**flow/design.v**
```verilog
module TMDS_Encoder (
    input  wire       PixelClk,
    output reg  [9:0] pDataOutRaw,    
    input  wire [7:0] pDataOut,       
    input  wire       pC0,
    input  wire       pC1,
    input  wire       pVde
);
localparam [9:0] kCtlTkn0 = 10'b1101010100;
localparam [9:0] kCtlTkn1 = 10'b0010101011;
localparam [9:0] kCtlTkn2 = 10'b0101010100;
localparam [9:0] kCtlTkn3 = 10'b1010101011;
function [3:0] sum_bits8;
    input [7:0] u;
    integer i;
    begin
        sum_bits8 = 4'd0;
        for (i = 0; i < 8; i = i + 1)
            sum_bits8 = sum_bits8 + {3'b000, u[i]};
    end
endfunction
reg  [7:0] pDataOut_1;
reg  [3:0] n1d_1;
reg        pC0_1, pC1_1, pVde_1;
reg  [8:0] q_m_2;
reg  [3:0] n1q_m_2, n0q_m_2;
reg        pC0_2, pC1_2, pVde_2;
reg  signed [4:0] cnt_t_3;
wire [8:0] q_m_xor_1, q_m_xnor_1, q_m_1;
wire [3:0] n1q_m_1;
always @(posedge PixelClk) begin
    pVde_1     <= pVde;
    n1d_1      <= sum_bits8(pDataOut);
    pDataOut_1 <= pDataOut;
    pC0_1      <= pC0;
    pC1_1      <= pC1;
end
assign q_m_xor_1[0]  = pDataOut_1[0];
assign q_m_xnor_1[0] = pDataOut_1[0];
genvar gi;
generate
    for (gi = 1; gi < 8; gi = gi + 1) begin : encode
        assign q_m_xor_1[gi]  = q_m_xor_1[gi-1] ^ pDataOut_1[gi];
        assign q_m_xnor_1[gi] = ~(q_m_xnor_1[gi-1] ^ pDataOut_1[gi]);
    end
endgenerate
assign q_m_xor_1[8]  = 1'b1;
assign q_m_xnor_1[8] = 1'b0;
assign q_m_1 = (n1d_1 > 4'd4 || (n1d_1 == 4'd4 && pDataOut_1[0] == 1'b0)) ?
               q_m_xnor_1 : q_m_xor_1;
assign n1q_m_1 = sum_bits8(q_m_1[7:0]);
always @(posedge PixelClk) begin
    n1q_m_2 <= n1q_m_1;
    n0q_m_2 <= 4'd8 - n1q_m_1;
    q_m_2   <= q_m_1;
    pC0_2   <= pC0_1;
    pC1_2   <= pC1_1;
    pVde_2  <= pVde_1;
end
wire cond_balanced_2     = (cnt_t_3 == 5'sd0) || (n1q_m_2 == 4'd4);
wire cond_not_balanced_2 = (cnt_t_3 > 5'sd0 && n1q_m_2 > 4'd4) ||
                           (cnt_t_3 < 5'sd0 && n1q_m_2 < 4'd4);
wire [9:0] control_token_2 = (!pC1_2 && !pC0_2) ? kCtlTkn0 :
                             (!pC1_2 &&  pC0_2) ? kCtlTkn1 :
                             ( pC1_2 && !pC0_2) ? kCtlTkn2 :
                                                  kCtlTkn3;
wire [9:0] q_out_2 =
    !pVde_2                            ? control_token_2 :
    (cond_balanced_2 && !q_m_2[8])     ? {~q_m_2[8], q_m_2[8], ~q_m_2[7:0]} :
    (cond_balanced_2 &&  q_m_2[8])     ? {~q_m_2[8], q_m_2[8],  q_m_2[7:0]} :
    cond_not_balanced_2                ? {1'b1,      q_m_2[8], ~q_m_2[7:0]} :
                                         {1'b0,      q_m_2[8],  q_m_2[7:0]};
wire signed [4:0] dc_bias_2 = $signed({1'b0, n0q_m_2}) - $signed({1'b0, n1q_m_2});
wire signed [4:0] cnt_t_2 =
    !pVde_2                        ? 5'sd0 :
    (cond_balanced_2 && !q_m_2[8]) ? cnt_t_3 + dc_bias_2 :
    (cond_balanced_2 &&  q_m_2[8]) ? cnt_t_3 - dc_bias_2 :
    cond_not_balanced_2            ? cnt_t_3 + $signed({3'b000,  q_m_2[8], 1'b0}) + dc_bias_2 :
                                     cnt_t_3 - $signed({3'b000, ~q_m_2[8], 1'b0}) - dc_bias_2;
always @(posedge PixelClk) begin
    cnt_t_3     <= cnt_t_2;
    pDataOutRaw <= q_out_2;    
end
endmodule
module rgb2dvi (
    input  wire        PixelClk,
    input  wire [23:0] vid_pData,
    input  wire        vid_pVDE,
    input  wire        vid_pHSync,
    input  wire        vid_pVSync,
    output wire [9:0]  pDataOutRaw0,    
    output wire [9:0]  pDataOutRaw1,    
    output wire [9:0]  pDataOutRaw2     
);
TMDS_Encoder DataEncoder0 (
    .PixelClk(PixelClk), .pDataOutRaw(pDataOutRaw0),
    .pDataOut(vid_pData[15:8]), .pC0(vid_pHSync), .pC1(vid_pVSync), .pVde(vid_pVDE));
TMDS_Encoder DataEncoder1 (
    .PixelClk(PixelClk), .pDataOutRaw(pDataOutRaw1),
    .pDataOut(vid_pData[7:0]), .pC0(1'b0), .pC1(1'b0), .pVde(vid_pVDE));
TMDS_Encoder DataEncoder2 (
    .PixelClk(PixelClk), .pDataOutRaw(pDataOutRaw2),
    .pDataOut(vid_pData[23:16]), .pC0(1'b0), .pC1(1'b0), .pVde(vid_pVDE));
endmodule
```
**flow/run.sh**
```bash
#!/bin/bash
# the make line also repeats each setting of config.mk as NAME=value (left out here)
make -C /OpenROAD-flow-scripts/flow DESIGN_CONFIG=/design/flow/config.mk WORK_HOME=/design/flow/orfs CLKGATE_MAP_FILE= finish
```
**flow/constraint.sdc**
```tcl
create_clock -name core_clock -period 3.31 [get_ports {PixelClk}]
set_input_delay 0.6620 -clock core_clock [delete_from_list [all_inputs] [get_ports {PixelClk}]]
set_output_delay 0.6620 -clock core_clock [all_outputs]
set_load 0.01 [all_outputs]
```
**flow/config.mk**
```make
export PLATFORM = sky130hd
export DESIGN_NAME = rgb2dvi
export DESIGN_NICKNAME = rgb2dvi
export VERILOG_FILES = /design/flow/design.v
export SDC_FILE = /design/flow/constraint.sdc
export NUM_CORES = 4
export LEC_CHECK = 0
export CAP_MARGIN = 20
export CELL_PAD_IN_SITES_GLOBAL_PLACEMENT = 3
export CORE_MARGIN = 2
export CORE_UTILIZATION = 33
export CTS_CLUSTER_DIAMETER = 133
export MAX_ROUTING_LAYER = met4
export MIN_ROUTING_LAYER = met2
export PLACE_DENSITY_LB_ADDON = 0.01
export SETUP_SLACK_MARGIN = 0.82
export SLEW_MARGIN = 30
```
==> notes.md, run 1 <==
The following summarizes the physical implementation.

Die
Per the OpenROAD floorplan log, the height of the die is around 150 um. In this run the core area contains roughly 54 standard-cell rows. The initial utilization of the core area, before any placement, comes to roughly 34%. The number of placed I/O pins is 58.

The die outline width is between 150 and 200 um. The total die size is between 0.02 and 0.025 sq mm. The area of the placeable core is 0.02182 sq mm.

Yosys
The flip-flop cell with the highest count after synthesis is sky130_fd_sc_hd__dfxtp_1. Yosys attributes the largest share of cell area to sky130_fd_sc_hd__dfxtp_1 37%, sky130_fd_sc_hd__ha_1 15%, sky130_fd_sc_hd__fa_1 9.8%. The cell-mix breakdown from Yosys lists the simple-gate area share as ~8.6%.

The number of nets handed over by synthesis was 873. Yosys reported that registers with async set or reset make up 0%. Grouping non-sequential cells by family puts the most area in adder cells.

The most common cell in the synthesized netlist is sky130_fd_sc_hd__dfxtp_1. For reference, the post-synthesis area per instance comes to around 10 sq um. Per the synthesis report, the single largest cell type by area occupies 36.78% of cell area.

The summed instance area of the synthesized netlist is 0.007348 sq mm. The instance count of the mapped netlist is ~720. The number of cell instances after yosys synthesis is 722. Yosys mapped a number of flops with a built-in enable equal to 0. The stat command in Yosys gives a chip area of 0.007348 sq mm.

The part of the Yosys area used for sequential elements is between 30% and 40%. The area share of and-or/or-and cells after synthesis is under 10%. Yosys mapped the design onto between 50 and 60 distinct sky130hd cell types.

The synthesis run shows the most used standard cells to be 135 x sky130_fd_sc_hd__dfxtp_1, 123 x sky130_fd_sc_hd__inv_1, 87 x sky130_fd_sc_hd__ha_1. The cell type contributing the most total cell area after synthesis is sky130_fd_sc_hd__dfxtp_1. The multiplexer area fraction after synthesis is 0.9876%.

The xor/xnor share of the synthesized area is a little over an eighth. The post-synthesis sequential element count is 135. The synthesis report lists the Yosys warning total as 1. The post-synthesis adder-cell area fraction is roughly 25%.

Clocking
The clock-pin slew reported for the worst setup and hold paths after clock tree synthesis is roughly 0.06 ns. The clock root buffer is sky130_fd_sc_hd__clkbuf_16. The number of buffers added by the clock tree synthesis step is 17. In this run the deepest clock path goes through 2 buffers.

The clock H-tree reported by CTS has 4 levels. TritonCTS built the clock tree. The sink count of the clock tree is ~140. The insertion delay at the late pin of the worst-skew pair is roughly 0.42 ns.

Cells and area
The count of cells in the finished layout, fillers not included, comes to between 1000 and 1500. The number of filler cells placed in the layout is a little over 2000. The final non-filler cell area is between 0.01 and 0.015 sq mm. After the last flow step, the layout net total stands at just over 1000.

In the final layout, flip-flops and latches occupy around 0.0027 sq mm. Per the layout area report, the combinational gate area comes to a little under 0.005 sq mm. Between the synthesized netlist and the finished layout, the area growth was recorded as 39.13%.

Drt
The average wire length per cell after detail routing is between 10 and 15 um. The violation tally recorded at the end of detailed-routing iteration 0 is about 600. Before antenna repair, the detailed router went through 25 iterations. The number of remaining DRC errors is 0. Summing over every cut layer, the via total after detailed routing is slightly above 7000. In this run the remaining antenna-violating nets after routing total 0. The total inserted antenna cells is 0. The script logs the ratio of routed vias to standard cells as 6.095. The final layout contains routed wiring with a total length of ~17000 um.

Worst setup path
The capture point of the critical path was reported as DataEncoder1.n0q_m_2[3]. The slowest stage of the critical path belongs to the cell sky130_fd_sc_hd__fa_1. The kind of critical path is reg2reg. The reg-to-reg startpoint is DataEncoder1.n1d_1[0]. Together, buffers and inverters on the worst path number 2. The arrival time at the worst endpoint is ~3.8 ns. Listed in order, past its start point the critical path passes nor2_1, nand2_1, a21oi_4, xnor2_2, ha_1, fa_1, inv_2, fa_1, fa_2, fa_2, inv_2, nor3_4, xor2_1. The timing report lists the critical path depth as 13 cells. The peak fanout along the critical path is 2. The critical path's top delay family is adder cells. The worst setup path is captured at a flip-flop. The critical path data required time is about 3.7 ns. The largest stage delay on the critical path is 0.55 ns. The register-to-register path setup slack is -0.17 ns. Counting cells, the worst reg-to-reg path comes to 13. The capture instance of the worst register-to-register path is DataEncoder1.n0q_m_2[3]. STA classifies the critical path startpoint as a flip-flop. The worst setup path startpoint is DataEncoder1.n1d_1[0].

Placed design
The congestion estimate from routability-driven global placement came to between 0.8 and 0.9. The area after detailed placement is roughly 0.0088 sq mm. The half-perimeter wire length of the detailed placement result is roughly 12000 um. Setup slack on the worst path after placement came out at -0.2598 ns.

During placement, the flow inserted port buffers numbering ~57. In this run, placement finished with an instance count of about 1100.

STA
The smallest clock period supported by the final layout is computed as roughly 3.5 ns. Clock skew on the completed layout was measured at between 0.01 and 0.015 ns. After layout, the worst setup slack is -0.1739 ns. The final-report setup violation count is 10.

Setup repair after global routing could not meet its margin everywhere. The pin closest to its max-slew limit shows a slew of just under 0.7 ns. The final max-slew violation count recorded for this run is 0. The final count of hold timing violations is 0. The max-slew headroom at the worst pin is roughly 54%. The timing-limited maximum frequency is 287.0 MHz. The share of the clock period used by the worst path is 105.3%. The hold slack is approximately 0.33 ns.

GRT
The number of global-route vias before repair is 8080. The total grt overflow is 0. Global routing used 0% of the available met1 tracks. The global-route track usage on met2 is about a quarter. Looking at the global route congestion table, the highest-usage layer is met3. The total track usage is between 20% and 30%. Routing resource usage on met3 recorded by global route was 30.82%. The number of antenna violations at the first check in global routing was 0.

The first-pass GRT wire length is roughly 27000 um. The largest net degree at the start of global routing is 32.

Hold path
STA reports the tightest min-delay check as being of type reg2reg. The worst hold path terminates at DataEncoder0.pC1_2. The worst hold path passes through 0 cells. In this run the most critical hold path is launched from DataEncoder0.pC1_1.

Flow run
The tally of OpenROAD warnings is between 50 and 60. The number of max-cap violations is 0.

Run status
In this run the layout check failures are negative setup slack. The run finished, with violations left.
[routing by layer]
metal	wire, um	share of wire, %
met1	0	0
met2	9328	56
met3	6608	40
met4	603	3.6
met5	0	0
[layout make-up]
cell class,instances,share of cell area [%]
Sequential cell,135,26.78
Tap cell,280,3.427
Multi-Input combinational cell,455,48.27
Clock inverter,13,0.9791
Timing Repair Buffer,132,11.60
Clock buffer,19,4.234
Inverter,124,4.712
[per-stage QoR]
stage | TNS, ns | util [%]
floorplan | -0.6887 | -
global route | -2.528 | 46.85
global placement | -1.066 | 40.26
CTS | -1.378 | 45.06
finish | -1.105 | 46.85
detailed placement | -1.603 | 40.26
[what timing repair did]
action / in CTS / in global routing
setup buffers: 20 / 22
gates resized: 104 / 56
endpoints found under the setup margin: 49 / 44
hold buffers: 0 / 0
pin swaps: 67 / 65
==> inputs of run 2 (changes only) <==
Settings changed: ABC_AREA set to 1, CELL_PAD_IN_SITES_GLOBAL_PLACEMENT 3 to unset, CORE_ASPECT_RATIO set to 1.31, CORE_UTILIZATION 33 to 72, CTS_CLUSTER_DIAMETER 133 to 302, CTS_CLUSTER_SIZE set to 97, MAX_ROUTING_LAYER met4 to unset, MIN_ROUTING_LAYER met2 to unset, PLACE_DENSITY set to 0.37, PLACE_DENSITY_LB_ADDON 0.01 to unset, SETUP_SLACK_MARGIN 0.82 to unset, SLEW_MARGIN 30 to 20, TNS_END_PERCENT set to 10.
Clock period 3.31 ns to 1.44 ns, I/O delays scaled along.
==> notes.md, run 2 <==
This note records the results obtained with Yosys and OpenROAD.

Run status
The flow did not finish. The stage at which the flow ended is clock tree synthesis (4_1_cts). The tool reported: "[ERROR DPL-0038] Utilization greater than 100%, impossible to legalize".

Yosys
The instance count of the mapped netlist is 909 (+26%). The simple-gate area share of the yosys netlist is 19.01% (+10 points). The per-instance average area after synthesis is 8.522 sq um (-16%). The post-synthesis sequential element count is 135 (unchanged).

The count of different cell masters after synthesis is 33 (-44%). The synthesis run shows the most used standard cells to be 173 x sky130_fd_sc_hd__inv_1, 135 x sky130_fd_sc_hd__dfxtp_1, 129 x sky130_fd_sc_hd__nand2_1. The summed instance area of the synthesized netlist came to 0.007746 sq mm (+5.4%). The dominant kind of combinational cell is adder cells. The main area contributors are sky130_fd_sc_hd__dfxtp_1 35%, sky130_fd_sc_hd__ha_1 14%, sky130_fd_sc_hd__fa_1 9.3%. The xor/xnor share of the synthesized area is 5.201% (-8.0 points). The most common cell in the synthesized netlist is sky130_fd_sc_hd__inv_1. The Yosys chip area came to 0.007746 sq mm (+5.4%). The fraction of registers with async set or reset after synthesis is 0% (unchanged).

The synthesized netlist net count was 1060 (+21%). The count of yosys warnings during synthesis came to 1 (unchanged). The number of flops mapped to enable cells by yosys is 0 (unchanged). The multiplexer area fraction after synthesis is 0% (-0.99 points).

In the synthesized netlist the dominant register cell turns out to be sky130_fd_sc_hd__dfxtp_1. The area share of and-or/or-and cells after synthesis was 8.060% (-0.88 points). The part of the Yosys area used for sequential elements is 34.89% (-1.9 points). The number of cell instances after yosys synthesis is 909 (+26%).

The cell type contributing the most total cell area after synthesis is sky130_fd_sc_hd__dfxtp_1. The post-synthesis adder-cell area fraction is 23.36% (-1.3 points). The area share of the leading cell type in the synthesized netlist is 34.89% (-1.9 points).

Die
The total die size is 0.01161 sq mm (-51%). The die height was 122.7 um (-20%). The floorplan core density is 73.46% (+40 points). The area of the placeable core is 0.01055 sq mm (-52%). The die outline width is 94.63 um (-38%). The number of placed I/O pins came to 58 (unchanged). The number of rows in the core area is 43 (-20%).

Placed design
The half-perimeter wire length of the detailed placement result is 17380 um (+44%). The worst-case setup slack after placement is -2.410 ns (-2.151 ns). The routability-driven placement congestion ratio was 0.9452 (+13%). The area after detailed placement is 0.009758 sq mm (+11%). The port buffer count is 57 (unchanged).
-- run 2: stage by stage --
step | instances | utilization (%) | TNS, ns
after floorplan | 909 | - | -59.10
after global placement | 1260 | 92.54 | -70.35
after detailed placement | 1260 | 92.54 | -83.39
==> inputs of run 3 (changes only) <==
Settings changed: ABC_AREA 1 to unset, CORE_ASPECT_RATIO 1.31 to 1.45, CORE_UTILIZATION 72 to 53, CTS_CLUSTER_DIAMETER 302 to 48, CTS_CLUSTER_SIZE 97 to unset, GPL_TIMING_DRIVEN set to 1, HOLD_SLACK_MARGIN set to 0.16, MIN_ROUTING_LAYER set to met1, PLACE_DENSITY 0.37 to unset, PLACE_DENSITY_LB_ADDON set to 0.18, SETUP_SLACK_MARGIN set to 1.84, SLEW_MARGIN 20 to 5, TNS_END_PERCENT 10 to 20.
Clock period 1.44 ns to 6.28 ns, I/O delays scaled along.
==> notes.md, run 3 <==
The following summarizes the physical implementation.

Drt
The wire length recorded after detailed routing is about 14000 um. Once detail routing completed, the nets flagged for antenna violations numbered 0. The total vias in the final route is between 4000 and 5000. Dividing the detail-routed via count by the number of cells gives ~5.0. According to the report, the first pass of detailed routing completed in 6 iterations. Detailed-route iteration 0 reported a violation count of about 110. The routed design ends up with an antenna cell count of 0.

The number of remaining DRC errors is 0. For this sky-water flow run, the detailed-routed wirelength per cell is reported as approximately 14 um.

Run status
The flow ran to the end and the layout has no timing, DRC or antenna violations.

Worst setup path
The arrival time at the worst endpoint is between 4 and 5 ns. The worst setup path startpoint is DataEncoder0.pDataOut_1[0]. Broken down by cell family, the worst path's largest delay share belongs to adder cells. The register-to-register path setup slack is roughly 2.2 ns.

Listed in order, past its start point the critical path passes nand2_1, a21oi_1, xnor2_1, ha_1, fa_1, inv_1, fa_1, fa_1, fa_1, inv_1, nor3_1, xor2_1. The worst setup path is launched from a flip-flop. The worst register-to-register path has a depth of 12. The critical path in this run is classified as reg2reg.

The critical path capture point is DataEncoder0.n0q_m_2[3]. The capture instance of the worst register-to-register path is DataEncoder0.n0q_m_2[3]. Max fanout on the critical path was recorded as 4. The slowest stage cell on the critical path is sky130_fd_sc_hd__fa_1. The logic depth of the worst path, buffers included is 12. The critical path data required time is 6.61 ns. The most frequent cell on the critical path is sky130_fd_sc_hd__fa_1. The combined buffer and inverter count along the critical path is 2. In this run the critical register-to-register path is launched from DataEncoder0.pDataOut_1[0]. Per STA, the highest per-stage delay on the worst path measures 0.54 ns. The kind of capture point of the worst setup path is a flip-flop.

Yosys
The simple-gate area share of the yosys netlist is 8.633% (-10 points). The count of different cell masters after synthesis is 59 (+79%). Among the non-sequential cells, adder cells take the most area.

The count of yosys warnings during synthesis is 1 (unchanged). The per-instance average area after synthesis came to 10.18 sq um (+19%). The synthesized netlist net count was 873 (-18%). The number of cell instances after yosys synthesis is 722 (-21%). The area share of the leading cell type in the synthesized netlist is 36.78% (+1.9 points).

The xor/xnor share of the synthesized area is 13.23% (+8.0 points). The fraction of registers with async set or reset after synthesis is 0% (unchanged). Summed over all instances, the cell type with the most area after synthesis is sky130_fd_sc_hd__dfxtp_1. The post-synthesis adder-cell area fraction is 24.62% (+1.3 points).

The synthesis stats list as the most numerous cell sky130_fd_sc_hd__dfxtp_1. The part of the Yosys area used for sequential elements was 36.78% (+1.9 points). The main area contributors are sky130_fd_sc_hd__dfxtp_1 37%, sky130_fd_sc_hd__ha_1 15%, sky130_fd_sc_hd__fa_1 9.8%. The Yosys chip area came to 0.007348 sq mm (-5.1%). The post-synthesis sequential element count is 135 (unchanged).

The area share of and-or/or-and cells after synthesis came to 8.939% (+0.88 points). Sorting the synthesized cells by how often they occur yields 135 x sky130_fd_sc_hd__dfxtp_1, 123 x sky130_fd_sc_hd__inv_1, 87 x sky130_fd_sc_hd__ha_1. The number of flops mapped to enable cells by yosys is 0 (unchanged). The summed instance area of the synthesized netlist is 0.007348 sq mm (-5.1%). The flip-flop cell with the highest count after synthesis is sky130_fd_sc_hd__dfxtp_1.

The multiplexer area fraction after synthesis was 0.9876% (+0.99 points). The instance count of the mapped netlist came to 722 (-21%).

STA
Setup repair after global routing left no endpoint under its margin. For this run, the top clock speed supported by timing is around 240 MHz. Between clock sinks in the finished design, the worst skew comes to 0.01321 ns.

The slew at the pin closest to its max-slew limit is slightly above 0.9 ns. The final count of hold timing violations is 0. The post-layout minimum cycle time is 4.082 ns. The last timing report of the flow puts the setup violation total at 0. The share of the clock period used by the worst path is 65.00%.

The max-slew violation total from the final report is 0. The max-slew headroom at the worst pin is roughly 40%. The hold slack is ~0.33 ns. For the final routed database, the setup TNS stands at 0 ns.

Cells and area
Per the layout report, the design carries roughly 1100 filler cells. The final net count is around 940. The post-synthesis to final-layout area growth is 18.75%.

Flow run
The stage logs contain a warning count of around 55. The number of maximum-capacitance violations recorded for the run is 0.

GRT
The number of antenna violations at the first check in global routing is 0. The largest net degree at the start of global routing is 32. The number of global-route vias before repair is between 5000 and 6000. The first-pass GRT wire length is roughly 24000 um. The total track usage is between 20% and 30%.

The total grt overflow is 0.

Die
The floorplan core density is 54.58% (-19 points). The area of the placeable core is 0.01346 sq mm (+28%). The total die size is 0.01484 sq mm (+28%). The die outline width is 101.8 um (+7.6%).

The number of placed I/O pins came to 58 (unchanged). The die height was 145.8 um (+19%). The number of rows in the core area was 51 (+19%).

Hold path
The tightest min-delay check is of the reg2reg type. The end point of the most critical hold path is DataEncoder0.pC1_2. In the hold timing report, the worst path depth is 0. STA lists the startpoint of the worst hold path as DataEncoder0.pC1_1.

Clocking
For this design, the CTS-stage hold fixing added 0 buffers. The worst-case clock buffer depth is 2. The CTS report gives the tree buffer count as 17. The TritonCTS clock tree is done.

The clock-pin slew reported for the worst setup and hold paths after clock tree synthesis is 0.06 ns. Once the clock tree was built, the setup fixing pass inserted 0 buffers. The insertion delay at the late pin of the worst-skew pair is between 0.4 and 0.5 ns.

The post-cts gate resize count is 0. The sink count of the clock tree is about 140. The tree is rooted in a sky130_fd_sc_hd__clkbuf_16. CTS built an H-tree with a depth of 4.

Placed design
The routability-driven placement congestion ratio was 0.8611 (-8.9%). The half-perimeter wire length of the detailed placement result is 10710 um (-38%). The port buffer count was 57 (unchanged).
-- run 3: stage by stage --
step	cells	util [%]	area (sq um)	worst slack, ns
3_3_place_gp	959	60.44	8138	2.269
3_5_place_dp	959	60.44	8138	2.217
5_1_grt	991	64.81	8726	1.890
2_1_floorplan	722	-	7348	2.479
6_report	991	64.81	8726	2.198
4_1_cts	991	64.81	8726	2.134
-- run 3: layout make-up --
type,instances,area [sq um],share of cell area [%]
clock inverters,15,162.7,1.864
inverters,124,465.4,5.334
repair buffers,60,593.1,6.797
flip-flops and latches,135,2703,30.97
multi-input cells,455,4145,47.51
well taps,185,231.5,2.653
clock buffers,17,425.4,4.875
-- run 3: per-layer routing --
layer | up-vias | GRT usage [%] | wire length (um)
met4 | 0 | 8.919 | 390
met1 | 2366 | 20.84 | 5223
li1 | 2461 | - | -
met5 | - | 0 | 0
met2 | 100 | 37.86 | 7780
met3 | 31 | 4.947 | 412
==> inputs of run 4 (changes only) <==
Settings changed: ABC_AREA set to 1, CORE_ASPECT_RATIO 1.45 to unset, CORE_UTILIZATION 53 to 62, CTS_CLUSTER_DIAMETER 48 to unset, CTS_CLUSTER_SIZE set to 95, GPL_TIMING_DRIVEN 1 to unset, HOLD_SLACK_MARGIN 0.16 to unset, MIN_ROUTING_LAYER met1 to unset, PLACE_DENSITY_LB_ADDON 0.18 to unset, SETUP_SLACK_MARGIN 1.84 to unset, SLEW_MARGIN 5 to 20, TNS_END_PERCENT 20 to unset.
Clock period 6.28 ns to 1.0 ns, I/O delays scaled along.
==> notes.md, run 4 <==
This note records the results obtained with Yosys and OpenROAD.

Yosys
The xor/xnor share of the synthesized area came to 5.201% (-8.0 points). The part of the Yosys area used for sequential elements was 34.89% (-1.9 points). The post-synthesis adder-cell area fraction came to 23.36% (-1.3 points).

The multiplexer area fraction after synthesis was 0% (-0.99 points). The number of cell instances after yosys synthesis is 909 (+26%). The per-instance average area after synthesis came to 8.522 sq um (-16%). The most frequently used library cell after synthesis is sky130_fd_sc_hd__inv_1. The simple-gate area share of the yosys netlist is 19.01% (+10 points). The instance count of the mapped netlist is 909 (+26%).

The fraction of registers with async set or reset after synthesis is 0% (unchanged). Among the non-sequential cells, adder cells take the most area. The count of yosys warnings during synthesis came to 1 (unchanged). The post-synthesis sequential element count was 135 (unchanged).

The count of different cell masters after synthesis is 33 (-44%). The summed instance area of the synthesized netlist was 0.007746 sq mm (+5.4%). Counting instances in the post-synthesis netlist gives the leading cell types as 173 x sky130_fd_sc_hd__inv_1, 135 x sky130_fd_sc_hd__dfxtp_1, 129 x sky130_fd_sc_hd__nand2_1. The Yosys chip area is 0.007746 sq mm (+5.4%). The most used flip-flop cell after synthesis is sky130_fd_sc_hd__dfxtp_1. The main area contributors are sky130_fd_sc_hd__dfxtp_1 35%, sky130_fd_sc_hd__ha_1 14%, sky130_fd_sc_hd__fa_1 9.3%. The cell type contributing the most total cell area after synthesis is sky130_fd_sc_hd__dfxtp_1.

The synthesized netlist net count was 1060 (+21%). The area share of the leading cell type in the synthesized netlist is 34.89% (-1.9 points). The area share of and-or/or-and cells after synthesis came to 8.060% (-0.88 points).

The number of flops mapped to enable cells by yosys is 0 (unchanged).

Run status
The stage at which the flow ended is clock tree synthesis (4_1_cts). The tool reported: "[ERROR DPL-0038] Utilization greater than 100%, impossible to legalize". The flow did not finish.

Placed design
The routability-driven placement congestion ratio was 0.9376 (+8.9%). The half-perimeter wire length of the detailed placement result is 14610 um (+36%). The worst-case setup slack after placement is -2.685 ns (-4.902 ns). The port buffer count is 57 (unchanged).

Die
The die height is 115.8 um (-21%). The floorplan core density is 63.96% (+9.4 points). The total die size came to 0.01340 sq mm (-9.7%). The number of rows in the core area is 40 (-22%). The die outline width is 115.8 um (+14%). The area of the placeable core is 0.01211 sq mm (-10%). The number of placed I/O pins came to 58 (unchanged).
[run 4: per-stage QoR]
stage                     area (sq um)  instances  hold slack (ns)
after global placement           10630       1296           0.3171
after detailed placement         10630       1296           0.3165
after floorplan                   8602        909           0.2277
==> inputs of run 5 (changes only) <==
Settings changed: ABC_AREA 1 to unset, CAP_MARGIN 20 to 30, CELL_PAD_IN_SITES_DETAIL_PLACEMENT set to 1, CELL_PAD_IN_SITES_GLOBAL_PLACEMENT set to 0, CORE_ASPECT_RATIO set to 1.25, CORE_UTILIZATION 62 to 24, CTS_CLUSTER_DIAMETER set to 214, CTS_CLUSTER_SIZE 95 to unset, GPL_ROUTABILITY_DRIVEN set to 0, GPL_TIMING_DRIVEN set to 0, HOLD_SLACK_MARGIN set to -0.1, MIN_ROUTING_LAYER set to met2, PLACE_DENSITY_LB_ADDON set to 0.19, SLEW_MARGIN 20 to 15, TNS_END_PERCENT set to 35.
Clock period 1.0 ns to 3.92 ns, I/O delays scaled along.
==> notes.md, run 5 <==
The following summarizes the physical implementation.

Flow run
The tally of OpenROAD warnings is between 50 and 60. Max-cap violations in this run came to 0.

Cells and area
The post-synthesis to final-layout area growth is 24.23%. The final net count is about 950. The area used by sequential logic in the layout is 0.002709 sq mm.

The core occupancy in the finished layout is 30.31%. Fill cells in the final layout number roughly 3400. The final non-filler cell area is roughly 0.0091 sq mm. Per the layout area report, the combinational gate area comes to between 0.004 and 0.005 sq mm.

Worst setup path
The critical path data required time is 4.28 ns. The logic depth of the worst path, buffers included is 12. The most frequent cell on the critical path is sky130_fd_sc_hd__fa_1. For reference, the most critical setup path is categorized as reg2reg. In this run the worst setup path begins at DataEncoder0.pDataOut_1[1]. The slowest stage cell on the critical path is sky130_fd_sc_hd__fa_1. The signal on the critical path passes through xor2_4, xor2_2, xnor2_2, xnor2_2, fa_1, inv_1, fa_1, fa_2, fa_1, inv_1, nor3_2, xor2_1.

For the worst reg-to-reg path, the startpoint reported by OpenROAD is DataEncoder0.pDataOut_1[1]. Per the timing report, the biggest fanout along the worst path comes to 3. For reference, the critical path is captured by DataEncoder0.n0q_m_2[3]. The largest stage delay on the critical path is 0.52 ns. The worst reg2reg path depth is 12.

The register-to-register path setup slack is 0.22 ns. STA classifies the critical path endpoint as a flip-flop. The capture point of the worst register-to-register path is recorded as DataEncoder0.n0q_m_2[3]. The startpoint type of the worst setup path is a flip-flop. The arrival time at the worst endpoint is roughly 4.1 ns. Counting both buffers and inverters, the worst setup path holds a total of 2.

The cell family contributing the most delay on the critical path is adder cells.

Die
The die height was 199.6 um (+72%). The number of rows in the core area was 71 (+78%). The total die size is 0.03204 sq mm (+140%).

The floorplan core density is 24.40% (-40 points). The number of placed I/O pins is 58 (unchanged). The die outline width was 160.5 um (+39%). The area of the placeable core is 0.03012 sq mm (+150%).

GRT
The number of antenna violations at the first check in global routing is 0. The largest net degree at the start of global routing is 17. The total track usage is roughly 17%. The first-pass GRT wire length is about 27000 um. The number of global-route vias before repair is ~8000. The total grt overflow is 0.

Yosys
The most common cell in the synthesized netlist is sky130_fd_sc_hd__dfxtp_1. The count of yosys warnings during synthesis is 1 (unchanged). The area share of the leading cell type in the synthesized netlist is 36.78% (+1.9 points).

The instance count of the mapped netlist is 722 (-21%). The post-synthesis sequential element count is 135 (unchanged). The multiplexer area fraction after synthesis was 0.9876% (+0.99 points). The simple-gate area share of the yosys netlist is 8.633% (-10 points). The number of cell instances after yosys synthesis came to 722 (-21%). The cell type contributing the most total cell area after synthesis is sky130_fd_sc_hd__dfxtp_1. The number of flops mapped to enable cells by yosys came to 0 (unchanged). The Yosys chip area was 0.007348 sq mm (-5.1%). In the synthesized netlist the dominant register cell turns out to be sky130_fd_sc_hd__dfxtp_1. The per-instance average area after synthesis is 10.18 sq um (+19%). The fraction of registers with async set or reset after synthesis came to 0% (unchanged). The area share of and-or/or-and cells after synthesis came to 8.939% (+0.88 points). The summed instance area of the synthesized netlist was 0.007348 sq mm (-5.1%).

The xor/xnor share of the synthesized area came to 13.23% (+8.0 points). The count of different cell masters after synthesis is 59 (+79%). The synthesized netlist net count was 873 (-18%).

In the synthesized netlist, the cells that appear most often are 135 x sky130_fd_sc_hd__dfxtp_1, 123 x sky130_fd_sc_hd__inv_1, 87 x sky130_fd_sc_hd__ha_1. The post-synthesis adder-cell area fraction is 24.62% (+1.3 points). By area the synthesized netlist is led by sky130_fd_sc_hd__dfxtp_1 37%, sky130_fd_sc_hd__ha_1 15%, sky130_fd_sc_hd__fa_1 9.8%. The part of the Yosys area used for sequential elements was 36.78% (+1.9 points). The dominant kind of combinational cell is adder cells.

STA
The routed design could run at a clock period as short as around 3.7 ns. The final-report setup violation count is 0. The final timing report lists a hold violation count of 0. The clock tree skew after final layout is 0.01022 ns.

Setup repair after global routing left no endpoint under its margin. The highest clock rate this design can be run at is 270.2 MHz. The share of the clock period used by the worst path is between 90% and 100%.

The max-slew violation total from the final report is 0. For the pin with the worst max-slew slack, the measured transition is ~0.9 ns. The max-slew check reports its worst relative slack as 39.78%.

Drt
The average wire length per cell after detail routing is 13.76 um. In this run the top signal layer used is met4. Nets still carrying antenna violations after routing amount to 0. In the routed layout, each cell is associated on average with a via count of around 5.5.

Summed over all layers, the routed wires come to between 15000 and 20000 um. The wire length on met1 is 0 um. The detailed router finished its first iteration with about 470 violations. Detailed routing placed a total of ~6000 um of wire on met3. The number of remaining DRC errors is 0. The total vias in the final route is 6696. The first detailed-routing pass ran for 5 iterations. The detailed route wirelength on metal2 is approximately 10000 um.

Placed design
The port buffer count came to 57 (unchanged). The area after detailed placement is 0.008421 sq mm (-21%). The half-perimeter wire length of the detailed placement result came to 12780 um (-13%).

Clocking
The later pin in the worst-skew pair is clocked with a latency of roughly 0.43 ns. The number of clock buffers added by TritonCTS is 17. The clock passes through at most 2 buffers. The count of H-tree levels built during CTS is 4.

The TritonCTS clock tree is done. The clock-pin slew reported for the worst setup and hold paths after clock tree synthesis is approximately 0.07 ns. In this run the clock root is driven by a sky130_fd_sc_hd__clkbuf_16.

The sink count of the clock tree is 135. The number of hold-repair buffers added at the cts stage is 0.

Hold path
The beginning of the worst hold path is DataEncoder2.pVde_1. The cell depth of the worst min-delay path is 0. In this run the worst hold path is classified as reg2reg.

The end point of the most critical hold path is DataEncoder2.pVde_2.

Run status
The run finished with no timing, DRC or antenna violations.
[run 5: area by class of cell]
class	instances	area share, %
Clock inverter	14	1.535
Timing Repair Buffer	62	6.661
Tap cell	401	5.496
Clock buffer	17	4.660
Antenna cell	1	0.02741
Inverter	124	5.099
Sequential cell	135	29.67
Buffer	8	0.3838
Multi-Input combinational cell	455	46.46
[run 5: per-stage QoR]
step	hold WS (ns)	TNS, ns	worst slack [ns]	instances
floorplan	0.3096	0	0.1187	722
global placement	0.3156	-1.211	-0.2806	1180
detailed placement	0.3132	-1.699	-0.3586	1180
CTS	0.3286	0	0.01083	1212
global route	0.3346	0	0.02065	1216
finish	0.3258	0	0.2188	1217
[run 5: metal layers]
layer  global-route usage, %  up-vias
li1                        -     2461
met1                       -     2550
met2                   21.18     1610
met3                   20.96       75
met4                   4.304        0
met5                  0.1567        -
[run 5: timing repair]
item,CTS,global route
gates cloned,0,0
hold endpoints to repair,0,0
endpoints found under the setup margin,11,7
pin swaps,2,4
gates resized,9,10
setup buffers,1,4
==> inputs of run 6 (changes only) <==
Settings changed: CAP_MARGIN 30 to 15, CELL_PAD_IN_SITES_DETAIL_PLACEMENT 1 to unset, CORE_ASPECT_RATIO 1.25 to 0.73, CORE_UTILIZATION 24 to 27, CTS_CLUSTER_DIAMETER 214 to unset, GPL_ROUTABILITY_DRIVEN 0 to unset, GPL_TIMING_DRIVEN 0 to unset, HOLD_SLACK_MARGIN -0.1 to 0.29, MAX_ROUTING_LAYER set to met5, MIN_ROUTING_LAYER met2 to met1, PLACE_DENSITY set to 0.81, PLACE_DENSITY_LB_ADDON 0.19 to unset, SLEW_MARGIN 15 to 20, TNS_END_PERCENT 35 to 60.
Clock period 3.92 ns to 2.52 ns, I/O delays scaled along.
==> notes.md, run 6 <==
The following summarizes the physical implementation.

Worst setup path
The peak fanout along the critical path is 2 (-1). The combined buffer and inverter count along the critical path came to 2 (unchanged). The register-to-register path setup slack came to -1.03 ns (-1.24 ns). The largest stage delay on the critical path is 0.58 ns (+0.06 ns). Listed in order, past its start point the critical path passes nor2_1, nand2_1, a21oi_4, xnor2_2, ha_1, fa_1, inv_2, fa_1, fa_2, fa_2, inv_2, nor3_2, xor2_1. The critical path's top delay family is adder cells. The worst setup path is captured at a flip-flop. The critical path capture point is DataEncoder1.n0q_m_2[3]. The arrival time at the worst endpoint is 3.90 ns (-0.16 ns). Per the timing report, the most critical flop-to-flop path originates at DataEncoder1.n1d_1[0]. The worst setup path startpoint is DataEncoder1.n1d_1[0].

The critical path data required time came to 2.87 ns (-1.41 ns). For this design, the slowest cell found on the critical path is sky130_fd_sc_hd__fa_1. The startpoint type of the worst setup path is a flip-flop.

The worst reg2reg path depth is 13 (+1). The setup path with the least slack is of type reg2reg. The logic depth of the worst path, buffers included was 13 (+1). The capture instance of the worst register-to-register path is DataEncoder1.n0q_m_2[3].

Yosys
The number of cell instances after yosys synthesis is 722 (unchanged). The instance count of the mapped netlist is 722 (unchanged). The area share of and-or/or-and cells after synthesis is 8.939% (unchanged). The fraction of registers with async set or reset after synthesis is 0% (unchanged).

The per-instance average area after synthesis is 10.18 sq um (unchanged). The count of different cell masters after synthesis is 59 (unchanged). The area share of the leading cell type in the synthesized netlist was 36.78% (unchanged).

The summed instance area of the synthesized netlist is 0.007348 sq mm (unchanged). The post-synthesis adder-cell area fraction is 24.62% (unchanged). The synthesis report lists the most area-consuming cells as sky130_fd_sc_hd__dfxtp_1 37%, sky130_fd_sc_hd__ha_1 15%, sky130_fd_sc_hd__fa_1 9.8%. The count of yosys warnings during synthesis is 1 (unchanged). The commonest cells after synthesis are 135 x sky130_fd_sc_hd__dfxtp_1, 123 x sky130_fd_sc_hd__inv_1, 87 x sky130_fd_sc_hd__ha_1.

The number of flops mapped to enable cells by yosys came to 0 (unchanged). In the synthesized netlist the dominant register cell turns out to be sky130_fd_sc_hd__dfxtp_1. The multiplexer area fraction after synthesis came to 0.9876% (unchanged). The part of the Yosys area used for sequential elements came to 36.78% (unchanged).

The xor/xnor share of the synthesized area is 13.23% (unchanged). The Yosys chip area is 0.007348 sq mm (unchanged). The simple-gate area share of the yosys netlist is 8.633% (unchanged).

Per the synthesis report, the dominant area consumer among library cells is sky130_fd_sc_hd__dfxtp_1. The most common cell in the synthesized netlist is sky130_fd_sc_hd__dfxtp_1. The post-synthesis sequential element count is 135 (unchanged).

The synthesized netlist net count came to 873 (unchanged). After synthesis, the largest family of logic cells by area is adder cells.

Clocking
The sink count of the clock tree is 135 (unchanged). The clock-pin slew reported for the worst setup and hold paths after clock tree synthesis is 0.07 ns (about the same). The number of buffers added by the clock tree synthesis step is 17 (unchanged). TritonCTS built the clock tree.

The worst-case clock buffer depth was 2 (unchanged). The clock root buffer is sky130_fd_sc_hd__clkbuf_16. The count of H-tree levels built during CTS is 4 (unchanged). The insertion delay at the late pin of the worst-skew pair is 0.42 ns (about the same).

GRT
The largest net degree at the start of global routing is 32 (+15). The global-route track usage on met3 was 3.022% (-18 points). The total track usage was 11.22% (-5.5 points).

The met1 global-route usage is 13.58% (+14 points). The number of global-route vias before repair came to 5533 (-30%). The total grt overflow is 0 (unchanged). The first-pass GRT wire length is 25860 um (-5.2%). The most heavily used metal layer in global routing is met2. The global-route track usage on met2 is 19.12% (-2.1 points). The number of antenna violations at the first check in global routing is 0 (unchanged).

Placed design
The half-perimeter wire length of the detailed placement result is 11440 um (-10%). The worst-case setup slack after placement is -1.054 ns (-0.6957 ns). The port buffer count was 57 (unchanged).

The routability-driven placement congestion ratio is around 0.87.

Drt
The number of remaining DRC errors came to 0 (unchanged). The total inserted antenna cells came to 0 (-1). The final wirelength is 16290 um (-2.7%). The number of design-rule violations left by the first detailed-router iteration is 287 (-39%). The iteration count of the initial detailed-routing pass is 4 (-1). The final antenna-violating net count came to 0 (unchanged).

The average wire length per cell after detail routing is 12.92 um (-6.1%). The detailed-route vias per instance was 4.267 (-22%). The total vias in the final route is 5381 (-20%).

Flow run
The number of max-cap violations is 0 (unchanged). The tally of OpenROAD warnings came to 58 (+5.5%).

STA
The post-layout minimum cycle time is 3.546 ns (-0.1554 ns). The final count of hold timing violations was 0 (unchanged). The final-report setup violation count is 26 (+26).

The max-slew headroom at the worst pin is 46.42% (+6.6 points). Setup repair after global routing could not meet its margin everywhere. The share of the clock period used by the worst path is 140.7% (+46 points). The setup slack after layout is -1.026 ns (-1.245 ns). The slew at the pin closest to its max-slew limit was 0.8028 ns (-0.1004 ns). The max-slew violation total from the final report was 0 (unchanged). The hold slack came to 0.3273 ns (+0.001480 ns). The timing-limited maximum frequency is 282.0 MHz (+4.4%). The clock tree skew after final layout is 0.01116 ns (+0.0009482 ns). The total negative slack for setup checks is -15.53 ns (-15.53 ns).

Die
The total die size is 0.02857 sq mm (-11%). The die height came to 145.0 um (-27%). The area of the placeable core is 0.02674 sq mm (-11%). The number of placed I/O pins was 58 (unchanged). The number of rows in the core area was 51 (-28%). The die outline width is 197.1 um (+23%). The floorplan core density is 27.48% (+3.1 points).

Run status
The run finished, with violations left. The violated checks flagged are negative setup slack.

Cells and area
The post-synthesis to final-layout area growth is 40.73%. The core occupancy in the finished layout is 38.68% (+8.4 points). The final net count is 1055 (+11%).

Hold path
The cell depth of the worst min-delay path is 0 (unchanged). The beginning of the worst hold path is DataEncoder2.pVde_1. The type of the tightest min-delay check is reg2reg. Looking at the hold checks, the worst path lands on DataEncoder2.pVde_2.
[run 6: timing repair]
action                                 in CTS  in global routing
hold buffers                                0                  8
endpoints found under the hold margin       0                  8
pin swaps                                  26                 40
setup buffers                              13                  9
gates resized                              41                 80
setup endpoints to repair                  36                 44
[run 6: cell type report]
class | count | area, sq um
fillers | 2452 | 16400
multi-input cells | 455 | 4593
flip-flops and latches | 135 | 2721
repair buffers | 171 | 1516
inverters | 124 | 465.4
clock buffers | 19 | 452.9
well taps | 344 | 430.4
clock inverters | 13 | 161.4
[run 6: metal layers]
| layer | part of all wire (%) | vias to the layer above |
|---|---|---|
| met4 | 1.6 | 0 |
| met2 | 51 | 101 |
| met1 | 43 | 2571 |
| met3 | 3.5 | 23 |
| met5 | 0 | - |
| li1 | - | 2686 |
[run 6: stage by stage]
step	cells	instance area [sq um]
6_report	1261	10340
3_5_place_dp	1201	9067
4_1_cts	1245	9946
5_1_grt	1261	10340
3_3_place_gp	1201	9067
2_1_floorplan	722	7443
==> inputs of run 7 (changes only) <==
Settings changed: CAP_MARGIN 15 to 40, CELL_PAD_IN_SITES_GLOBAL_PLACEMENT 0 to unset, CORE_ASPECT_RATIO 0.73 to unset, CORE_UTILIZATION 27 to 72, HOLD_SLACK_MARGIN 0.29 to unset, MAX_ROUTING_LAYER met5 to unset, MIN_ROUTING_LAYER met1 to unset, PLACE_DENSITY 0.81 to unset, PLACE_DENSITY_LB_ADDON set to 0.28, SETUP_SLACK_MARGIN set to -0.19, TNS_END_PERCENT 60 to unset.
Clock period 2.52 ns to 3.18 ns, I/O delays scaled along.
==> notes.md, run 7 <==
The following summarizes the physical implementation.

Run status
The run finished, with violations left. A clean result was blocked by negative setup slack.

Die
The die height is 105.0 um (-28%). The number of placed I/O pins is 58 (unchanged). The area of the placeable core is 0.009819 sq mm (-63%). The number of rows in the core area is 36 (-29%). The floorplan core density came to 74.83% (+47 points). The total die size came to 0.01103 sq mm (-61%).

The die outline width is 105.0 um (-47%).

STA
The max-slew headroom at the worst pin is 43.37% (-3.1 points). The final count of hold timing violations is 0 (unchanged). The slew at the pin closest to its max-slew limit is 0.8377 ns (+0.03485 ns). The timing-limited maximum frequency is 254.2 MHz (-9.9%). The setup slack after layout is -0.7533 ns (+0.2725 ns). The clock tree skew after final layout is 0.01457 ns (+0.003406 ns). Setup repair after global routing could not meet its margin everywhere. The post-layout minimum cycle time is 3.933 ns (+0.3875 ns). The total negative slack for setup checks is -9.975 ns (+5.553 ns). The final-report setup violation count was 26 (unchanged).

The share of the clock period used by the worst path is 123.7% (-17 points). The max-slew violation total from the final report is 0 (unchanged).

Clocking
The number of buffers added by the clock tree synthesis step is 17 (unchanged). The number of hold-repair buffers added at the cts stage is 0 (unchanged). The insertion delay at the late pin of the worst-skew pair is 0.60 ns (+0.18 ns). The clock-pin slew reported for the worst setup and hold paths after clock tree synthesis is 0.07 ns (about the same). The worst-case clock buffer depth is 2 (unchanged).

The TritonCTS clock tree is done. The count of H-tree levels built during CTS is 4 (unchanged). The sink count of the clock tree is 135 (unchanged). The tree is rooted in a sky130_fd_sc_hd__clkbuf_8.

Worst setup path
Among all stages on the critical path, the largest delay is contributed by sky130_fd_sc_hd__fa_2. OpenSTA lists the critical path endpoint as DataEncoder0.n0q_m_2[3]. The register-to-register path setup slack is -0.75 ns (+0.27 ns). STA classifies the critical path endpoint as a flip-flop.

The worst reg2reg path depth is 13 (unchanged). The most critical setup path has its startpoint at DataEncoder0.pDataOut_1[0]. The peak fanout along the critical path is 3 (+1). The capture instance of the worst register-to-register path is DataEncoder0.n0q_m_2[3]. The combined buffer and inverter count along the critical path is 3 (+1). The logic depth of the worst path, buffers included is 13 (unchanged). Grouping stages by cell kind, the critical path spends the most delay in adder cells.

The arrival time at the worst endpoint is 4.45 ns (+0.55 ns). The critical path data required time is 3.69 ns (+0.82 ns). The largest stage delay on the critical path is 0.58 ns (about the same). The critical path goes through xor2_4, xor2_2, xnor2_2, buf_4, xnor2_2, xor2_1, inv_1, fa_1, fa_2, fa_2, inv_2, nor3_4, xor2_1. For reference, the most critical setup path is categorized as reg2reg. The worst setup path is launched from a flip-flop. The reg-to-reg startpoint is DataEncoder0.pDataOut_1[0].

Yosys
The part of the Yosys area used for sequential elements is 36.78% (unchanged). The Yosys chip area came to 0.007348 sq mm (unchanged). The instance count of the mapped netlist is 722 (unchanged). For reference, the top cells by area after synthesis are sky130_fd_sc_hd__dfxtp_1 37%, sky130_fd_sc_hd__ha_1 15%, sky130_fd_sc_hd__fa_1 9.8%.

The xor/xnor share of the synthesized area is 13.23% (unchanged). The count of yosys warnings during synthesis came to 1 (unchanged). The cell type contributing the most total cell area after synthesis is sky130_fd_sc_hd__dfxtp_1. The number of flops mapped to enable cells by yosys is 0 (unchanged). For reference, the top cells by count after synthesis are 135 x sky130_fd_sc_hd__dfxtp_1, 123 x sky130_fd_sc_hd__inv_1, 87 x sky130_fd_sc_hd__ha_1. The post-synthesis sequential element count came to 135 (unchanged).

The flip-flop cell with the highest count after synthesis is sky130_fd_sc_hd__dfxtp_1. The count of different cell masters after synthesis is 59 (unchanged). The number of cell instances after yosys synthesis is 722 (unchanged).

The area share of the leading cell type in the synthesized netlist was 36.78% (unchanged). The summed instance area of the synthesized netlist is 0.007348 sq mm (unchanged). The fraction of registers with async set or reset after synthesis is 0% (unchanged). The synthesized netlist net count is 873 (unchanged). The per-instance average area after synthesis is 10.18 sq um (unchanged). The multiplexer area fraction after synthesis was 0.9876% (unchanged). Sorting the synthesis cell report by count puts at the top sky130_fd_sc_hd__dfxtp_1. The area share of and-or/or-and cells after synthesis is 8.939% (unchanged). The post-synthesis adder-cell area fraction is 24.62% (unchanged).

The simple-gate area share of the yosys netlist is 8.633% (unchanged). After synthesis, the largest family of logic cells by area is adder cells.

Drt
The final antenna-violating net count was 0 (unchanged). The iteration count of the initial detailed-routing pass is 15 (+11). The average wire length per cell after detail routing is 32.20 um (+150%).

The detailed-route vias per instance is 7.201 (+69%). The number of design-rule violations left by the first detailed-router iteration is 1390 (+380%). The total inserted antenna cells was 0 (unchanged).

The final wirelength is 31840 um (+95%). The total vias in the final route was 7122 (+32%). The number of remaining DRC errors is 0 (unchanged).

GRT
The total track usage came to 47.61% (+36 points). The number of antenna violations at the first check in global routing is 0 (unchanged). The number of global-route vias before repair came to 6941 (+25%). The total grt overflow is 0 (unchanged). The first-pass GRT wire length was 39090 um (+51%).

The largest net degree at the start of global routing is 32 (unchanged).

Cells and area
Per the run report, area growth between synthesis and finish was 27.81%. The final net count came to 994 (-5.8%). The final standard cell count with taps included and fillers excluded is 989 (-22%).

Hold path
The type of the tightest min-delay check is reg2reg. The end point of the most critical hold path is DataEncoder2.pVde_2. The cell depth of the worst min-delay path is 0 (unchanged). The beginning of the worst hold path is DataEncoder2.pVde_1.

Placed design
The port buffer count is 57 (unchanged). The cell count after placement is 934 (-22%). The half-perimeter wire length of the detailed placement result is 11580 um (+1.2%). The routability-driven placement congestion ratio is 0.8865 (+1.9%). The worst-case setup slack after placement was -0.4047 ns (+0.6496 ns).

Flow run
The number of max-cap violations is 0 (unchanged). The tally of OpenROAD warnings was 59 (+1.7%).
[run 7: per-layer routing]
metal  global-route usage (%)  wire (um)  up-vias  part of all wire, %
met5                        0          0        -                    0
met2                    81.59      13620      870                   43
li1                         -          -     2559                    -
met3                    13.23       4220      416                   13
met1                    48.16       9664     3277                   30
met4                    38.57       4344        0                   14
[run 7: final cells by class]
cell class	count	area, sq um
repair buffers	110	1008
well taps	133	166.4
flip-flops and latches	135	2720
fillers	223	427.9
multi-input cells	455	4471
inverters	124	465.4
clock buffers	19	431.7
clock inverters	13	128.9
[run 7: repair_timing]
| action | 4_1_cts | 5_1_grt |
|---|---|---|
| endpoints found under the hold margin | 0 | 0 |
| gates resized | 32 | 27 |
| buffers inserted | 14 | 8 |
| endpoints found under the setup margin | 12 | 19 |
| pin swaps | 25 | 26 |
[run 7: stage by stage]
step,hold slack [ns],instance area [sq um],utilization [%]
3_3_place_gp,0.3104,8351,85.04
3_5_place_dp,0.3242,8351,85.04
4_1_cts,0.3337,9170,93.39
5_1_grt,0.3533,9392,95.64
2_1_floorplan,0.3096,7423,-
6_report,0.3544,9392,95.64
==> inputs of run 8 (changes only) <==
Settings changed: CAP_MARGIN 40 to 5, CORE_UTILIZATION 72 to 68, CTS_CLUSTER_DIAMETER set to 336, CTS_CLUSTER_SIZE set to 33, PLACE_DENSITY_LB_ADDON 0.28 to unset, SETUP_SLACK_MARGIN -0.19 to unset, TNS_END_PERCENT set to 5.
Clock period 3.18 ns to 3.73 ns, I/O delays scaled along.
==> notes.md, run 8 <==
The following summarizes the physical implementation.

Run status
The flow ran to the end and the layout has no timing, DRC or antenna violations.

Yosys
The synthesized netlist net count is 873 (unchanged). The xor/xnor share of the synthesized area came to 13.23% (unchanged). The cell type contributing the most total cell area after synthesis is sky130_fd_sc_hd__dfxtp_1.

The per-instance average area after synthesis came to 10.18 sq um (unchanged). The count of yosys warnings during synthesis is 1 (unchanged). The count of different cell masters after synthesis is 59 (unchanged). The post-synthesis adder-cell area fraction is 24.62% (unchanged).

The instance count of the mapped netlist is 722 (unchanged). The number of cell instances after yosys synthesis is 722 (unchanged). The Yosys chip area is 0.007348 sq mm (unchanged).

Ranked by instance count, the synthesized netlist is headed by 135 x sky130_fd_sc_hd__dfxtp_1, 123 x sky130_fd_sc_hd__inv_1, 87 x sky130_fd_sc_hd__ha_1. The post-synthesis sequential element count is 135 (unchanged). Yosys instantiated no cell more often than sky130_fd_sc_hd__dfxtp_1. The simple-gate area share of the yosys netlist is 8.633% (unchanged). For reference, the top cells by area after synthesis are sky130_fd_sc_hd__dfxtp_1 37%, sky130_fd_sc_hd__ha_1 15%, sky130_fd_sc_hd__fa_1 9.8%.

The summed instance area of the synthesized netlist is 0.007348 sq mm (unchanged). The commonest register cell is sky130_fd_sc_hd__dfxtp_1. The area share of the leading cell type in the synthesized netlist is 36.78% (unchanged). The fraction of registers with async set or reset after synthesis is 0% (unchanged). The area share of and-or/or-and cells after synthesis is 8.939% (unchanged).

The multiplexer area fraction after synthesis is 0.9876% (unchanged). The part of the Yosys area used for sequential elements is 36.78% (unchanged). The dominant kind of combinational cell is adder cells.

The number of flops mapped to enable cells by yosys is 0 (unchanged).

Worst setup path
The arrival time at the worst endpoint came to 4.14 ns (-0.31 ns). The critical path capture point is DataEncoder1.n0q_m_2[3]. The logic depth of the worst path, buffers included was 13 (unchanged). By instance count, the cell type seen most on the critical path is sky130_fd_sc_hd__fa_1. The worst setup path is of the reg2reg kind. The reg-to-reg startpoint is DataEncoder1.n1d_1[1].

The largest stage delay on the critical path is 0.62 ns (+0.04 ns). The peak fanout along the critical path came to 2 (-1). The slowest stage cell on the critical path is sky130_fd_sc_hd__fa_1. The register-to-register path setup slack is 0.06 ns (+0.82 ns). The critical path's top delay family is adder cells. STA classifies the critical path endpoint as a flip-flop. The worst setup path startpoint is DataEncoder1.n1d_1[1]. The combined buffer and inverter count along the critical path came to 2 (-1). The critical path goes through nor2_2, nand2_2, a21oi_4, xnor2_2, ha_1, fa_1, inv_1, fa_1, fa_2, fa_1, inv_2, nor3_2, xor2_1.

The capture instance of the worst register-to-register path is DataEncoder1.n0q_m_2[3]. The critical path data required time came to 4.20 ns (+0.51 ns). The worst reg2reg path depth is 13 (unchanged). STA classifies the critical path startpoint as a flip-flop.

Drt
The final wirelength was 15700 um (-51%). The number of remaining DRC errors is 0 (unchanged). The average wire length per cell after detail routing was 16.46 um (-49%).

The number of design-rule violations left by the first detailed-router iteration is 274 (-80%). The total inserted antenna cells was 0 (unchanged). The iteration count of the initial detailed-routing pass is 5 (-10). The final antenna-violating net count came to 0 (unchanged). The detailed-route vias per instance came to 5.383 (-25%). The total vias in the final route came to 5135 (-28%).

Cells and area
The final standard cell count with taps included and fillers excluded was 954 (-3.5%). The final non-filler cell area is 0.008884 sq mm (-5.4%). The core occupancy in the finished layout is 85.29% (-10 points). The final net count is 956 (-3.8%). The post-synthesis to final-layout area growth is 20.89%.

GRT
The number of antenna violations at the first check in global routing is 0 (unchanged). The total track usage is 28.74% (-19 points). The number of global-route vias before repair is 5475 (-21%).

The first-pass GRT wire length is 25610 um (-34%). The largest net degree at the start of global routing is 33 (+3.1%). The total grt overflow was 0 (unchanged).

Flow run
The tally of OpenROAD warnings came to 58 (-1.7%). The number of max-cap violations is 0 (unchanged).

Clocking
The insertion delay at the late pin of the worst-skew pair is 0.54 ns (-0.06 ns). The worst-case clock buffer depth is 2 (unchanged). The number of buffers added by the clock tree synthesis step is 17 (unchanged). The sink count of the clock tree is 135 (unchanged). The clock root buffer is sky130_fd_sc_hd__clkbuf_8.

The count of H-tree levels built during CTS was 4 (unchanged). The number of hold-repair buffers added at the cts stage is 0 (unchanged). The clock-pin slew reported for the worst setup and hold paths after clock tree synthesis was 0.06 ns (about the same). TritonCTS built the clock tree.

Die
The floorplan core density came to 70.55% (-4.3 points). The die height is 108.0 um (+2.8%). The die outline width is 108.0 um (+2.8%). The number of rows in the core area came to 37 (+2.8%). The number of placed I/O pins is 58 (unchanged). The area of the placeable core is 0.01042 sq mm (+6.1%).

The total die size was 0.01165 sq mm (+5.7%).

Placed design
The routability-driven placement congestion ratio is 0.9304 (+5.0%). The area after detailed placement is 0.008140 sq mm (-2.5%). The half-perimeter wire length of the detailed placement result is 10900 um (-5.8%). The port buffer count was 57 (unchanged). The cell count after placement is 918 (-1.7%).

Hold path
The type of the tightest min-delay check is reg2reg. STA lists the startpoint of the worst hold path as DataEncoder0.pC1_1. The worst hold path terminates at DataEncoder0.pC1_2.

The cell depth of the worst min-delay path was 0 (unchanged).

STA
The final-report setup violation count came to 0 (-100%). Setup repair after global routing could not meet its margin everywhere. The post-layout minimum cycle time came to 3.668 ns (-0.2655 ns). The timing-limited maximum frequency is 272.6 MHz (+7.2%).

The slew at the pin closest to its max-slew limit was 0.8780 ns (+0.04030 ns). The final count of hold timing violations was 0 (unchanged). The max-slew violation total from the final report is 0 (unchanged).

The clock tree skew after final layout is 0.005439 ns (-0.009131 ns). The share of the clock period used by the worst path came to 98.33% (-25 points). The max-slew headroom at the worst pin is 41.41% (-2.0 points).
==> run 8: through the flow <==
stage / setup slack, ns / hold slack (ns) / TNS [ns]
2_1_floorplan: 0.03058 / 0.3096 / 0
3_3_place_gp: 0.07291 / 0.3110 / 0
3_5_place_dp: -0.07008 / 0.3143 / -0.1629
4_1_cts: 0.001940 / 0.3273 / 0
5_1_grt: -0.08721 / 0.3320 / -0.1339
6_report: 0.06218 / 0.3278 / 0
==> run 8: area by class of cell <==
type	count	area [sq um]
clock buffers	26	498.0
flip-flops and latches	135	2710
inverters	124	465.4
repair buffers	72	683.2
multi-input cells	455	4268
fillers	563	1533
well taps	136	170.2
clock inverters	6	88.84
==> run 8: per-layer routing <==
layer  share of wire (%)  track usage (%)  up-vias  wire [um]
met5                   0                0        -          0
met3                 4.4            7.173       43        697
met2                  53            50.13      128       8250
met4                 2.8            12.73        0        444
li1                    -                -     2485          -
met1                  40            33.45     2479       6311
==> run 8: timing repair <==
item,CTS,global route
setup endpoints to repair,6,7
gates resized,9,19
buffers inserted,0,4
pin swaps,1,23
